Setup of run A:
// MOTOR_TOP
module MOTOR_TOP#(   
    parameter C_AXI_ID_WIDTH       = 4,         
    parameter C_AXI_ADDR_WIDTH     = 16,        
    parameter C_AXI_DATA_WIDTH     = 64,        
    parameter C_AXI_NBURST_SUPPORT = 1'b0,      
    parameter C_AXI_BURST_TYPE     = 2'b00,     
    parameter WATCH_DOG_WIDTH      = 12,         
    parameter C_ADDR_SUMOFFSET     =   32'h0000_1000,
    parameter C_ADDR_MOTOR2ETH     =   32'h0000_0000,       
    parameter C_ADDR_ETH2MOTOR     =   32'hE000_0000    
)(    
    input                               sys_clk,
    input                               sys_rst,
   	output                            	saxi_wready,  
   	input [C_AXI_ID_WIDTH-1:0]        	saxi_wid,     
   	input [C_AXI_ADDR_WIDTH-1:0]      	saxi_waddr,   
   	input [7:0]                       	saxi_wlen,    
   	input [2:0]                       	saxi_wsize,   
   	input [1:0]                       	saxi_wburst,  
   	input [1:0]                       	saxi_wlock,   
   	input [3:0]                       	saxi_wcache,  
   	input [2:0]                       	saxi_wprot,   
   	input                             	saxi_wvalid,  
   	output                            	saxi_wd_wready,   
  ...
Settings: LEC_CHECK=0, ABC_AREA=1, CAP_MARGIN=20, CORE_ASPECT_RATIO=1.74, CORE_MARGIN=4, CORE_UTILIZATION=56, CTS_CLUSTER_SIZE=16, GPL_ROUTABILITY_DRIVEN=1, HOLD_SLACK_MARGIN=-0.06, MAX_ROUTING_LAYER=met4, MIN_ROUTING_LAYER=met1, PLACE_DENSITY_LB_ADDON=0.27, SETUP_SLACK_MARGIN=0.65, SLEW_MARGIN=0; clock period 7.2 ns.
run.sh (not shown) runs the stock make flow with config.mk's settings and CLKGATE_MAP_FILE=.
Run A closes out successfully: all stages finished, all timing, DRC and antenna checks passed.
## Diff of input files: run B against run A
- swapping 20 for 15 in CAP_MARGIN
- swapping 16 for 91 in CTS_CLUSTER_SIZE
- swapping met1 for met2 in MIN_ROUTING_LAYER
- swapping 0.65 for 1.8 in SETUP_SLACK_MARGIN
- clearing PLACE_DENSITY_LB_ADDON, which used to be 0.27
- swapping 1.74 for 0.97 in CORE_ASPECT_RATIO
- putting CELL_PAD_IN_SITES_GLOBAL_PLACEMENT at 2 where nothing was set
- swapping 4 for 9 in CORE_MARGIN
- swapping met4 for met5 in MAX_ROUTING_LAYER
- putting PLACE_DENSITY at 0.58 where nothing was set
## What came out
Compared with run A, run B shows area inside the core boundary lower by 150 sq um.
As far as mean instance size in the synthesized netlist goes, run A and run B are indistinguishable; the numbers are identical.
[run B] number of placement rows fell about 26% relative to run A
Taking run A as 1.0, run B lands at 1.4 on die extent in x.
Run B got as far as global placement without I/O (3_1_place_gp_skip_io), where a tool error ended the run.
Summary of run B over run A: die size increased about 10%, pre-placement core utilization increased 0.24 points, total cells reported by yosys after synthesis essentially unchanged, height of the die decreased 21%, adder and majority cell fraction of the synthesized area essentially unchanged.
Synthesized cell count: run B vs run A identical
Run B -> run A: area after synthesis delta 0, exact match
#### Input delta (run C over run B)
- a deleted PLACE_DENSITY that had been 0.58
- a deleted CELL_PAD_IN_SITES_GLOBAL_PLACEMENT that had been 2
- a change of SLEW_MARGIN from 0 to 20
- a deleted ABC_AREA that had been 1
- a change of SETUP_SLACK_MARGIN from 1.8 to 0.65
- a change of CORE_ASPECT_RATIO from 0.97 to 1.74
- a deleted MAX_ROUTING_LAYER that had been met5
- a change of CTS_CLUSTER_SIZE from 91 to 16
- a change of CORE_MARGIN from 9 to 4
- a change of MIN_ROUTING_LAYER from met2 to met1
- a change of CAP_MARGIN from 15 to 20
- an added PLACE_DENSITY_LB_ADDON of 0.27
## What came out
Run C finished end to end and its layout was clean on timing, DRC and antenna.
Looking at run C and run B, the floorplan core density is a wash.
Measured against run C, the synthesized cell count of run B comes out at 1.3 times the reference value.
Comparing run C and run B, the lower area after synthesis is on run C.
The mux contribution to synthesized area reported for run C is greater than that of run B by 1.3 points.
Die area was lower in the run labelled run C.
Yosys stat chip area in run C is about 6.5% lower than in run B
Setup changes, run C to run D
- CORE_ASPECT_RATIO removed (was 1.74)
- MIN_ROUTING_LAYER removed (was met1)
- CORE_UTILIZATION changed from 56 to 58
- SETUP_SLACK_MARGIN removed (was 0.65)
- CORE_MARGIN changed from 4 to 2
- CTS_CLUSTER_SIZE removed (was 16)
- PLACE_DENSITY_LB_ADDON removed (was 0.27)
- GPL_ROUTABILITY_DRIVEN removed (was 1)
- HOLD_SLACK_MARGIN removed (was -0.06)
- the clock period (ns, I/O delays scaled along) changed from 7.2 to 5.04
- Run C and run D all finish clean.
- Run C → run D: initial antenna violation count neither gained nor lost much, non-clock buffer count picked up an extra about 19%.
- Run C and run D ended up with roughly the same fraction of power spent switching nets.
- Summary of run D over run C: total via count after detailed routing was more or less identical, worst setup slack after placement went down by 1060 ps.
- Power density over cell area (run D over run C): increase, 47%
- Reported for run C and run D, largest driver fanout on the critical path turned out identical to the last digit.
- Lower count of clock-buffer cells in the layout goes to run C over run D.
[inputs] run E vs run D
- CORE_UTILIZATION changed from 58 to 17
- the clock period (ns, I/O delays scaled along) changed from 5.04 to 14.8
From run D to run E the numbers moved as follows: setup slack rose by 2460 ps, number of clock-tree buffers in the layout increased by 7.8% relative to the old numbers, non-clock buffer count decreased 16%.
Run E vs run D: sequential power down in run E
Die area of run E exceeds that of run D by more than 100%.
The topmost layer with routed signal wires comes out met4 in one run and met5 in the other, namely in run D and run E respectively.
Going from run D to run E, the share of the core filled by cells before placement was found to have gone down by 41 points.
Delta(total internal power, run E - run D) < 0
Between run D and run E, tap cell instance count increased.
#### Input delta (run F over run E)
- CORE_UTILIZATION now 65, was 17
- CTS_CLUSTER_DIAMETER now 217, previously not set
- the clock period (ns, I/O delays scaled along) now 6.33, was 14.8
==> results <==
Run F ended with more fraction of area in registers than run E. Run E → run F: final design utilization higher, global-route wire length before repair lower. met2 as the global-route layer with the greatest usage was reported by run F, and met1 by run E.

========
Setup of onyx:
MOTOR_TOP again, from the RTL that the note above started with.
// MOTOR_TOP
module MOTOR_TOP#(   
    parameter C_AXI_ID_WIDTH       = 4,         
    parameter C_AXI_ADDR_WIDTH     = 16,        
    parameter C_AXI_DATA_WIDTH     = 64,        
    parameter C_AXI_NBURST_SUPPORT = 1'b0,      
    parameter C_AXI_BURST_TYPE     = 2'b00,     
    parameter WATCH_DOG_WIDTH      = 12,         
    parameter C_ADDR_SUMOFFSET     =   32'h0000_1000,
    parameter C_ADDR_MOTOR2ETH     =   32'h0000_0000,       
    parameter C_ADDR_ETH2MOTOR     =   32'hE000_0000    
)(    
    input                               sys_clk,
    input                               sys_rst,
   	output                            	saxi_wready,  
   	input [C_AXI_ID_WIDTH-1:0]        	saxi_wid,     
   	input [C_AXI_ADDR_WIDTH-1:0]      	saxi_waddr,   
   	input [7:0]                       	saxi_wlen,    
   	input [2:0]                       	saxi_wsize,   
   	input [1:0]                       	saxi_wburst,  
   	input [1:0]                       	saxi_wlock,   
   	input [3:0]                       	saxi_wcache,  
  ...
Settings: LEC_CHECK=0, CAP_MARGIN=20, CELL_PAD_IN_SITES_DETAIL_PLACEMENT=1, CELL_PAD_IN_SITES_GLOBAL_PLACEMENT=0, CORE_MARGIN=2, CORE_UTILIZATION=67, CTS_CLUSTER_SIZE=82, PLACE_DENSITY=0.91, SLEW_MARGIN=20, TNS_END_PERCENT=60; clock period 11.6 ns.
detailed placement (3_5_place_dp): onyx exited with error
diff inputs: onyx => nickel
Settings: swapping 67 for 66 in CORE_UTILIZATION; clearing CELL_PAD_IN_SITES_DETAIL_PLACEMENT, which used to be 1; putting ABC_AREA at 1 where nothing was set; clearing CELL_PAD_IN_SITES_GLOBAL_PLACEMENT, which used to be 0; swapping 82 for 99 in CTS_CLUSTER_SIZE; clearing TNS_END_PERCENT, which used to be 60; clearing PLACE_DENSITY, which used to be 0.91; swapping 11.6 for 7.72 in the clock period (ns, I/O delays scaled along).
### Flow results
- The flow did not stop early for nickel: all stages ran, and the layout cleared the timing, design-rule and antenna checks.
- Aoi/oai-family share of the synthesized area: nickel vs onyx, no meaningful difference
- In the metrics for nickel and onyx, the one carrying the lower post-synthesis instance area is onyx.
- Relative to onyx, the area of the die measured on nickel has increased by a little under 10%.
- Summary of nickel over onyx: area of the core increased about 9%; synthesized cell count increased 26%; horizontal die dimension increased 7.0 um; portion of the post-synthesis area used by sequential elements decreased 2.5 points; yosys stat chip area increased about 7%.
Changes in harbor relative to nickel:
Settings: ABC_AREA changed from 1 to 0; CORE_UTILIZATION changed from 66 to 72; the clock period (ns, I/O delays scaled along) changed from 7.72 to 11.5.
Results
Re setup slack at placement: harbor is 1060 ps up on nickel. First-iteration detailed-routing DRC count across harbor and nickel: no real change. Compared with nickel, harbor shows a via count of the routed design that is 2555 lower. The design area of harbor is lower than that of nickel. Slack of the critical path: harbor vs nickel up 1050 ps.
[inputs] lagoon vs harbor
Settings: CORE_UTILIZATION changed from 72 to 54; CTS_CLUSTER_SIZE removed (was 99); ABC_AREA removed (was 0); the clock period (ns, I/O delays scaled along) changed from 11.5 to 9.95.
Notes after the runs:
harbor has a lower count of clock-net buffers in the final layout than lagoon.
The critical path depth in cells of lagoon and that of harbor are within noise of each other.
Between harbor and lagoon, number of placed cells counting well taps is higher for lagoon, harbor comes in under that.
lagoon vs harbor — global-route wire length before repair climbed by a few percent
lagoon and harbor ended up with roughly the same net count reported at finish.
Changes in maple relative to lagoon:
Settings: a change of CORE_UTILIZATION from 54 to 40; a change of the clock period (ns, I/O delays scaled along) from 9.95 to 10.0.
Findings:
- Sort maple and lagoon by via count of the first global-routing pass asc -> top: maple
- maple completed end to end with timing, DRC and antenna clean.
- Delta (maple minus lagoon): total internal power went down; global-route wire length before repair barely changed; synthesis area per yosys held; core box area increased 12000 um2; netlist area before placement shows no meaningful change.
- Of the two candidates, lagoon has the better post-detailed-placement half-perimeter wirelength and maple the worse one.
- Number of pins exceeding their max-slew limit in the final report of maple is on par with lagoon.
- Compared with lagoon, maple shows a lower number of non-clock buffers in the layout.
- In the metrics for maple and lagoon, the one carrying the higher routed wire length on met2 is maple.

========
Starting RTL as in the previous note.
make LEC_CHECK=0 ABC_AREA=1 CAP_MARGIN=0 CORE_ASPECT_RATIO=1.16 CORE_MARGIN=2 CORE_UTILIZATION=72 CTS_CLUSTER_SIZE=16 GPL_ROUTABILITY_DRIVEN=1 HOLD_SLACK_MARGIN=-0.07 MIN_ROUTING_LAYER=met1 PLACE_DENSITY=0.78 SETUP_SLACK_MARGIN=0.65 SLEW_MARGIN=35 finish   # period 4.91 ns
The starting point passed the timing, design-rule and antenna checks.
Then changed:
CAP_MARGIN = 20   (was 0)
CORE_ASPECT_RATIO = 0.93   (was 1.16)
HOLD_SLACK_MARGIN = -0.09   (was -0.07)
SLEW_MARGIN = 10   (was 35)
Synthesized area does not change.
Combinational power climbs by 3.2%.
Routed wire length climbs by 3.3%.
Final cell count drops by 0.47%.
Power climbs by 4.4%.
Worst setup slack is better by 0.017 ns.
Utilization climbs by 0.15 points.
Sequential power stays flat.
Critical path depth does not change.
Then changed:
CORE_ASPECT_RATIO = 1.16   (was 0.93)
CORE_UTILIZATION = 71   (was 72)
HOLD_SLACK_MARGIN = default   (was -0.09)
PLACE_DENSITY = default   (was 0.78)
PLACE_DENSITY_LB_ADDON = 0.27   (was default)
SLEW_MARGIN = 20   (was 10)
=> Setup slack is better by 0.0067 ns. Synthesized area does not change. Via count is lower by 1.1%. Cell area barely changes. Synthesized cell count is unchanged.
Then changed:
CAP_MARGIN = 0   (was 20)
CORE_ASPECT_RATIO = 0.92   (was 1.16)
CORE_UTILIZATION = 72   (was 71)
CTS_CLUSTER_DIAMETER = 42   (was default)
clock period = 4.82 ns   (was 4.91 ns; I/O delays follow)
The changed run ran to the end with no violations. Via count is higher by about 4.3%. Final cell count hardly moves. Routed wire length grows by about 6%. Worst hold slack gains 0.0090 ns. Setup slack is worse by 0.085 ns. First-iteration DRC count goes up by about 50%. Non-clock buffer count stays the same. Cell area increases by 2.0%. Power rose by about 12%. Area after synthesis stays the same. Critical path depth does not change.
Then changed:
ABC_AREA = default   (was 1)
CAP_MARGIN = 20   (was 0)
CORE_ASPECT_RATIO = 1.45   (was 0.92)
CORE_MARGIN = 3   (was 2)
CORE_UTILIZATION = 60   (was 72)
CTS_CLUSTER_DIAMETER = default   (was 42)
clock period = 3.01 ns   (was 4.82 ns; I/O delays follow)
The changed run produced a layout that fails on negative setup slack.
Register-to-register slack loses 1.7 ns.
Setup slack loses 1.6 ns.
Final area is about the same.
Then changed:
CORE_ASPECT_RATIO = default   (was 1.45)
CORE_MARGIN = 2   (was 3)
CORE_UTILIZATION = 59   (was 60)
CTS_CLUSTER_SIZE = default   (was 16)
GPL_ROUTABILITY_DRIVEN = default   (was 1)
MIN_ROUTING_LAYER = default   (was met1)
PLACE_DENSITY_LB_ADDON = default   (was 0.27)
SETUP_SLACK_MARGIN = default   (was 0.65)
clock period = 11.0 ns   (was 3.01 ns; I/O delays follow)
This time the run completed without violations.
Power decreases by well over a third.
Final cell count decreases by a few percent.
Design area decreases by a little under a tenth.
Setup slack gets better by 3.0 ns.

========
MOTOR_TOP again, from the RTL that the note above started with.
clock: 9.95 ns
lec_check: 0
abc_area: 0
cap_margin: 20
cell_pad_in_sites_detail_placement: 2
cell_pad_in_sites_global_placement: 2
core_aspect_ratio: 1.06
core_margin: 2
core_utilization: 40
cts_cluster_diameter: 293
gpl_routability_driven: 0
min_routing_layer: met1
place_density: 0.36
setup_slack_margin: -0.96
slew_margin: 5
Next try:
Settings changed: ABC_AREA 0 to default, CELL_PAD_IN_SITES_DETAIL_PLACEMENT 2 to default, CELL_PAD_IN_SITES_GLOBAL_PLACEMENT 2 to default, CORE_ASPECT_RATIO 1.06 to default, CTS_CLUSTER_DIAMETER 293 to default, GPL_ROUTABILITY_DRIVEN 0 to default, MIN_ROUTING_LAYER met1 to default, PLACE_DENSITY 0.36 to default, SETUP_SLACK_MARGIN -0.96 to default, SLEW_MARGIN 5 to 20.
Clock period 9.95 ns to 5.62 ns, I/O delays scaled along.
Effect:
- The new run went through all stages and came out clean
- setup slack degrades by 1.0 ns
- cell count is lower by about 0.35%
- die area is about the same

========
MOTOR_TOP again, from the RTL that the note above started with.
clock: 7.2 ns
lec_check: 0
abc_area: 1
cap_margin: 20
core_aspect_ratio: 0.97
core_margin: 9
core_utilization: 56
cts_cluster_size: 91
gpl_routability_driven: 1
hold_slack_margin: -0.06
max_routing_layer: met5
min_routing_layer: met2
place_density_lb_addon: 0.27
setup_slack_margin: 1.8
slew_margin: 0
The first run went through all stages and came out clean.
Next try:
==> flow/config.mk (replaced) <==
export PLATFORM = sky130hd
export DESIGN_NAME = MOTOR_TOP
export DESIGN_NICKNAME = MOTOR_TOP
export VERILOG_FILES = /design/flow/design.v
export SDC_FILE = /design/flow/constraint.sdc
export NUM_CORES = 4
export LEC_CHECK = 0
export CAP_MARGIN = 20
export CORE_MARGIN = 2
export CORE_UTILIZATION = 40
export MIN_ROUTING_LAYER = met2
export SETUP_SLACK_MARGIN = -0.86
export SLEW_MARGIN = 20
==> flow/constraint.sdc (replaced) <==
create_clock -name core_clock -period 10.0 [get_ports {sys_clk}]
set_input_delay 2.0000 -clock core_clock [delete_from_list [all_inputs] [get_ports {sys_clk}]]
set_output_delay 2.0000 -clock core_clock [all_outputs]
set_load 0.01 [all_outputs]
Effect: Wire length shrinks by about 14%; design area drops by about 5%; combinational power came out lower by about 80%; sequential share of layout area increases by 1.7 points; register-to-register slack is better by 1.7 ns; via count falls by 17%; utilization is lower by 18 points; worst setup slack gains 0.23 ns; clock skew is about the same.
Next try:
--- a/flow/config.mk
+++ b/flow/config.mk
@@ -9,5 +9,3 @@
 export CORE_MARGIN = 2
 export CORE_UTILIZATION = 40
-export MIN_ROUTING_LAYER = met2
-export SETUP_SLACK_MARGIN = -0.86
 export SLEW_MARGIN = 20
==> flow/constraint.sdc (replaced) <==
create_clock -name core_clock -period 8.67 [get_ports {sys_clk}]
set_input_delay 1.7340 -clock core_clock [delete_from_list [all_inputs] [get_ports {sys_clk}]]
set_output_delay 1.7340 -clock core_clock [all_outputs]
set_load 0.01 [all_outputs]
After rerunning:
- register-to-register slack gets worse by 0.59 ns
- core utilization is about the same
- setup slack is worse by 0.36 ns
- hold slack gets better by 0.0043 ns
- cell area barely changes
- area after synthesis stays the same
- die area does not change
- non-clock buffer count goes down by 2
- critical path depth stays the same
- routed wire length goes down by about 5%
Next try:
--- a/flow/config.mk
+++ b/flow/config.mk
@@ -8,4 +8,4 @@
 export CAP_MARGIN = 20
 export CORE_MARGIN = 2
-export CORE_UTILIZATION = 40
+export CORE_UTILIZATION = 23
 export SLEW_MARGIN = 20
After rerunning: The new run produced a clean layout; clock skew came out higher by 0.0069 ns; routed wire length came out higher by a little under a tenth; clock power came out higher by roughly a tenth; setup slack loses 0.023 ns; sequential power stays flat; cell area came out higher by a few percent; global-route usage came out lower by 7.7 points; power came out higher by a few percent; combinational power barely changes; non-clock buffer count came out higher by 4; via count hardly moves.
Power figures rest on the tool's default switching activity, not on a simulated workload.
